run 1:
==> flow/design.v (excerpt) <==
module SuperBallPickupMasterRotaryChampionDeluxe5(
	input LeftA,
	input LeftB,
	input RightA,
	input RightB,
	input LeftA2,
	input LeftB2,
	input RightA2,
	input RightB2,
	input wire clk,			 
	input wire reset,			 
	output wire [6:0] seg,	 
	output wire [3:0] an,	 
	output wire dp,			 
	output wire [2:0] red,	 
	output wire [2:0] green, 
	output wire [1:0] blue,	 
	output wire hsync,		 
	output wire vsync,			 
	output resetOut
	);
make LEC_CHECK=0 ABC_AREA=1 CAP_MARGIN=20 CORE_MARGIN=2 CORE_UTILIZATION=72 MAX_ROUTING_LAYER=met4 PLACE_DENSITY_LB_ADDON=0.01 SETUP_SLACK_MARGIN=1.69 SLEW_MARGIN=20 finish   # period 5.8 ns
run.sh (not shown) runs the stock make flow with config.mk's settings and CLKGATE_MAP_FILE=.
Run 1 | stages: all done | timing, DRC, antenna: all pass
## Diff of input files: run 2 against run 1
- a deleted MAX_ROUTING_LAYER that had been met4
- a change of SETUP_SLACK_MARGIN from 1.69 to 1.47
- an added GPL_ROUTABILITY_DRIVEN of 0
- an added CTS_CLUSTER_DIAMETER of 234
- a change of the clock period (ns, I/O delays scaled along) from 5.8 to 5.63
[summary]
- Compare run 1 and run 2 | net switching power lower: run 1
- Looking at sequential power, run 2 sits above run 1.
- Per the comparison of run 2 with run 1, number of primary I/O pins held, transition at the pin with the smallest max-transition slack went down 0.13 ns, part of the power in registers went down 1.3 points, synthesized cell count held.
- Between run 1 and run 2, the flip-flop count does not differ in any meaningful way.
- The final reports for run 2 and run 1 show pre-CTS setup slack lower in the former.
The inputs of run 3 differ from those of run 2 as listed below.
- SETUP_SLACK_MARGIN changed from 1.47 to 1.42
- MIN_ROUTING_LAYER newly set to met1
- CTS_CLUSTER_DIAMETER removed (was 234)
- PLACE_DENSITY_LB_ADDON changed from 0.01 to 0.12
- GPL_ROUTABILITY_DRIVEN removed (was 0)
- CELL_PAD_IN_SITES_GLOBAL_PLACEMENT newly set to 0
- CORE_ASPECT_RATIO newly set to 1.35
- HOLD_SLACK_MARGIN newly set to 0.09
==> comparison <==
Run 3 vs. run 2: routed wire length now sits lower, share of total power in combinational logic now sits higher, global-route wire length before repair now sits higher, number of antenna violations at the first check in global routing now sits higher.

---

SuperBallPickupMasterRotaryChampionDeluxe5 again, from the RTL that the note above started with.
make LEC_CHECK=0 ABC_AREA=1 CAP_MARGIN=20 CELL_PAD_IN_SITES_GLOBAL_PLACEMENT=1 CORE_ASPECT_RATIO=0.72 CORE_MARGIN=7 CORE_UTILIZATION=50 CTS_CLUSTER_DIAMETER=226 CTS_CLUSTER_SIZE=11 GPL_TIMING_DRIVEN=0 MAX_ROUTING_LAYER=met4 MIN_ROUTING_LAYER=met2 SLEW_MARGIN=25 TNS_END_PERCENT=50 finish   # period 8.32 ns
The baseline completed with no timing, DRC or antenna violations.
Next try:
==> flow/config.mk (replaced) <==
export PLATFORM = sky130hd
export DESIGN_NAME = SuperBallPickupMasterRotaryChampionDeluxe5
export DESIGN_NICKNAME = SuperBallPickupMasterRotaryChampionDeluxe5
export VERILOG_FILES = /design/flow/design.v
export SDC_FILE = /design/flow/constraint.sdc
export NUM_CORES = 4
export LEC_CHECK = 0
export ABC_AREA = 1
export CAP_MARGIN = 20
export CORE_MARGIN = 2
export CORE_UTILIZATION = 58
export SLEW_MARGIN = 20
==> flow/constraint.sdc (replaced) <==
create_clock -name core_clock -period 6.52 [get_ports {clk}]
set_input_delay 1.3040 -clock core_clock [delete_from_list [all_inputs] [get_ports {clk}]]
set_output_delay 1.3040 -clock core_clock [all_outputs]
set_load 0.01 [all_outputs]
Outcome: The new run finished with timing, DRC and antenna clean. Cell area came out lower by 0.71%. First-iteration DRC count came out lower by 68%. Wire length came out lower by 15%. Clock power came out higher by 48%. Global-route usage came out lower by 11 points. Area after synthesis is unchanged.
Next try:
--- a/flow/config.mk
+++ b/flow/config.mk
@@ -11 +11,2 @@
-export CORE_UTILIZATION = 58
+export CORE_UTILIZATION = 70
+export SETUP_SLACK_MARGIN = 1.46
==> flow/constraint.sdc (replaced) <==
create_clock -name core_clock -period 5.67 [get_ports {clk}]
set_input_delay 1.1340 -clock core_clock [delete_from_list [all_inputs] [get_ports {clk}]]
set_output_delay 1.1340 -clock core_clock [all_outputs]
set_load 0.01 [all_outputs]
Result: Clock-buffer cell count drops by 6; global-route usage climbs by 5.4 points; via count climbs by 3.9%; cell count drops by 1.2%; critical path depth stays the same; synthesized cell count does not change.
Next try:
--- a/flow/config.mk
+++ b/flow/config.mk
@@ -8 +7,0 @@
-export ABC_AREA = 1
@@ -11,2 +10 @@
-export CORE_UTILIZATION = 70
-export SETUP_SLACK_MARGIN = 1.46
+export CORE_UTILIZATION = 63
==> flow/constraint.sdc (replaced) <==
create_clock -name core_clock -period 11.9 [get_ports {clk}]
set_input_delay 2.3800 -clock core_clock [delete_from_list [all_inputs] [get_ports {clk}]]
set_output_delay 2.3800 -clock core_clock [all_outputs]
set_load 0.01 [all_outputs]
Sequential power came out lower by 52%.
Via count shrinks by about 20%.
Power went down by about 54%.
Non-clock buffer count goes down by 44.
Area after synthesis fell by about 8%.
Cell count shrinks by about 24%.
Wire length is lower by 11%.
Register-to-register slack improves by 5.1 ns.

---

Setup of xenon:
SuperBallPickupMasterRotaryChampionDeluxe5 again, from the RTL that the note above started with.
Settings: LEC_CHECK=0, ABC_AREA=0, CAP_MARGIN=0, CELL_PAD_IN_SITES_DETAIL_PLACEMENT=2, CELL_PAD_IN_SITES_GLOBAL_PLACEMENT=0, CORE_ASPECT_RATIO=0.85, CORE_MARGIN=5, CORE_UTILIZATION=65, CTS_CLUSTER_SIZE=77, GPL_ROUTABILITY_DRIVEN=1, GPL_TIMING_DRIVEN=0, HOLD_SLACK_MARGIN=0.14, MIN_ROUTING_LAYER=met1, PLACE_DENSITY_LB_ADDON=0.12, SETUP_SLACK_MARGIN=-0.24, SLEW_MARGIN=15, TNS_END_PERCENT=65; clock period 6.54 ns.
xenon did not run to completion, as it errored out during detailed placement (3_5_place_dp).
The following lists how cedar was set up differently from xenon:
==> flow/config.mk <==
export PLATFORM = sky130hd
export DESIGN_NAME = SuperBallPickupMasterRotaryChampionDeluxe5
export DESIGN_NICKNAME = SuperBallPickupMasterRotaryChampionDeluxe5
export VERILOG_FILES = /design/flow/design.v
export SDC_FILE = /design/flow/constraint.sdc
export NUM_CORES = 4
export LEC_CHECK = 0
export ABC_AREA = 1
export CAP_MARGIN = 40
export CORE_MARGIN = 2
export CORE_UTILIZATION = 69
export CTS_CLUSTER_SIZE = 90
export SLEW_MARGIN = 20
==> flow/constraint.sdc <==
create_clock -name core_clock -period 11.3 [get_ports {clk}]
set_input_delay 2.2600 -clock core_clock [delete_from_list [all_inputs] [get_ports {clk}]]
set_output_delay 2.2600 -clock core_clock [all_outputs]
set_load 0.01 [all_outputs]
### Flow results
- As of cedar, number of port buffers had risen by more than a quarter compared to xenon.
- Higher width of the die was reported by xenon, not cedar.
- Post-synthesis mux area share (cedar over xenon): decrease, 1.7 points
- cedar reached the final stage; the timing, DRC and antenna checks on its layout passed.
- Relative to xenon, cedar degrades core outline area.
- Diff xenon -> cedar: mean cell area of the mapped netlist now sits lower; die size lower; area after synthesis rose by 0.0024 mm2; parity-gate share of the synthesized area counting xor and xnor cells saw a decrease; adder and majority gate portion of the synthesized area has decreased.
- From xenon to cedar the numbers moved as follows: synthesis area per yosys went up about 8%, instance count of the mapped netlist went up 1075.
Relative to cedar, the following input files were edited for indigo:
diff --git a/flow/config.mk b/flow/config.mk
--- a/flow/config.mk
+++ b/flow/config.mk
@@ -6,8 +6,6 @@
 export NUM_CORES = 4
 export LEC_CHECK = 0
-export ABC_AREA = 1
-export CAP_MARGIN = 40
+export CAP_MARGIN = 20
 export CORE_MARGIN = 2
-export CORE_UTILIZATION = 69
-export CTS_CLUSTER_SIZE = 90
+export CORE_UTILIZATION = 40
 export SLEW_MARGIN = 20
==> flow/constraint.sdc <==
create_clock -name core_clock -period 10.1 [get_ports {clk}]
set_input_delay 2.0200 -clock core_clock [delete_from_list [all_inputs] [get_ports {clk}]]
set_output_delay 2.0200 -clock core_clock [all_outputs]
set_load 0.01 [all_outputs]
==> results <==
Looking at arrival time reported for the critical path endpoint, indigo sits 0.86 ns above cedar.
Power for indigo: about 16% up relative to cedar
Register fraction of the total cell area in indigo is 1.8 points above cedar.

---

Starting RTL as in the previous note.
==> flow/config.mk <==
export PLATFORM = sky130hd
export DESIGN_NAME = SuperBallPickupMasterRotaryChampionDeluxe5
export DESIGN_NICKNAME = SuperBallPickupMasterRotaryChampionDeluxe5
export VERILOG_FILES = /design/flow/design.v
export SDC_FILE = /design/flow/constraint.sdc
export NUM_CORES = 4
export LEC_CHECK = 0
export ABC_AREA = 1
export CAP_MARGIN = 20
export CELL_PAD_IN_SITES_GLOBAL_PLACEMENT = 1
export CORE_ASPECT_RATIO = 0.69
export CORE_MARGIN = 7
export CORE_UTILIZATION = 40
export MAX_ROUTING_LAYER = met4
export SLEW_MARGIN = 20
==> flow/constraint.sdc <==
create_clock -name core_clock -period 20.0 [get_ports {clk}]
set_input_delay 4.0000 -clock core_clock [delete_from_list [all_inputs] [get_ports {clk}]]
set_output_delay 4.0000 -clock core_clock [all_outputs]
set_load 0.01 [all_outputs]
Change:
Settings changed: CELL_PAD_IN_SITES_GLOBAL_PLACEMENT 1 to unset, CORE_ASPECT_RATIO 0.69 to unset, CORE_MARGIN 7 to 2, CORE_UTILIZATION 40 to 57, MAX_ROUTING_LAYER met4 to unset, SETUP_SLACK_MARGIN set to 1.63.
Clock period 20.0 ns to 6.52 ns, I/O delays scaled along.
Outcome: Power rises to 3.0 times its value; core utilization rises by 19 points; design area rises by 0.98%; via count rises by 2.5%; critical path depth rises by 3; register-to-register slack loses 13000 ps.
Change:
Settings changed: ABC_AREA 1 to unset, CORE_UTILIZATION 57 to 35, SETUP_SLACK_MARGIN 1.63 to unset.
Clock period 6.52 ns to 10.1 ns, I/O delays scaled along.
Global-route usage went down by 11 points.
Cell area went down by 8.2%.
Flip-flop count stays the same.
Setup slack gains 1100 ps.
Die area went up by 49%.
Wire length went down by 11%.
Worst hold slack loses 7.5 ps.
Clock skew went up by 17 ps.
Synthesized area went down by 7.7%.
Sequential power went down by 36%.
Change:
Settings changed: CORE_UTILIZATION 35 to 40.
Clock period 10.1 ns to 20.0 ns, I/O delays scaled along.
What happened:
- The new run produced a clean layout
- critical path depth is unchanged
- combinational power decreases by well over a third
- clock-buffer cell count stays the same
- total power falls by well over a third
- worst hold slack is about the same
- wire length stays flat
Change:
Settings changed: MAX_ROUTING_LAYER set to met4, MIN_ROUTING_LAYER set to met2, PLACE_DENSITY_LB_ADDON set to 0.05.
Outcome: Routed wire length rises by 13%; worst setup slack improves by 31 ps; maximum frequency rises by 0.31%; clock power falls by 2.4%; total power falls by 0.73%; hold slack improves by 11 ps.
Power is estimated from default activity; no workload was simulated.
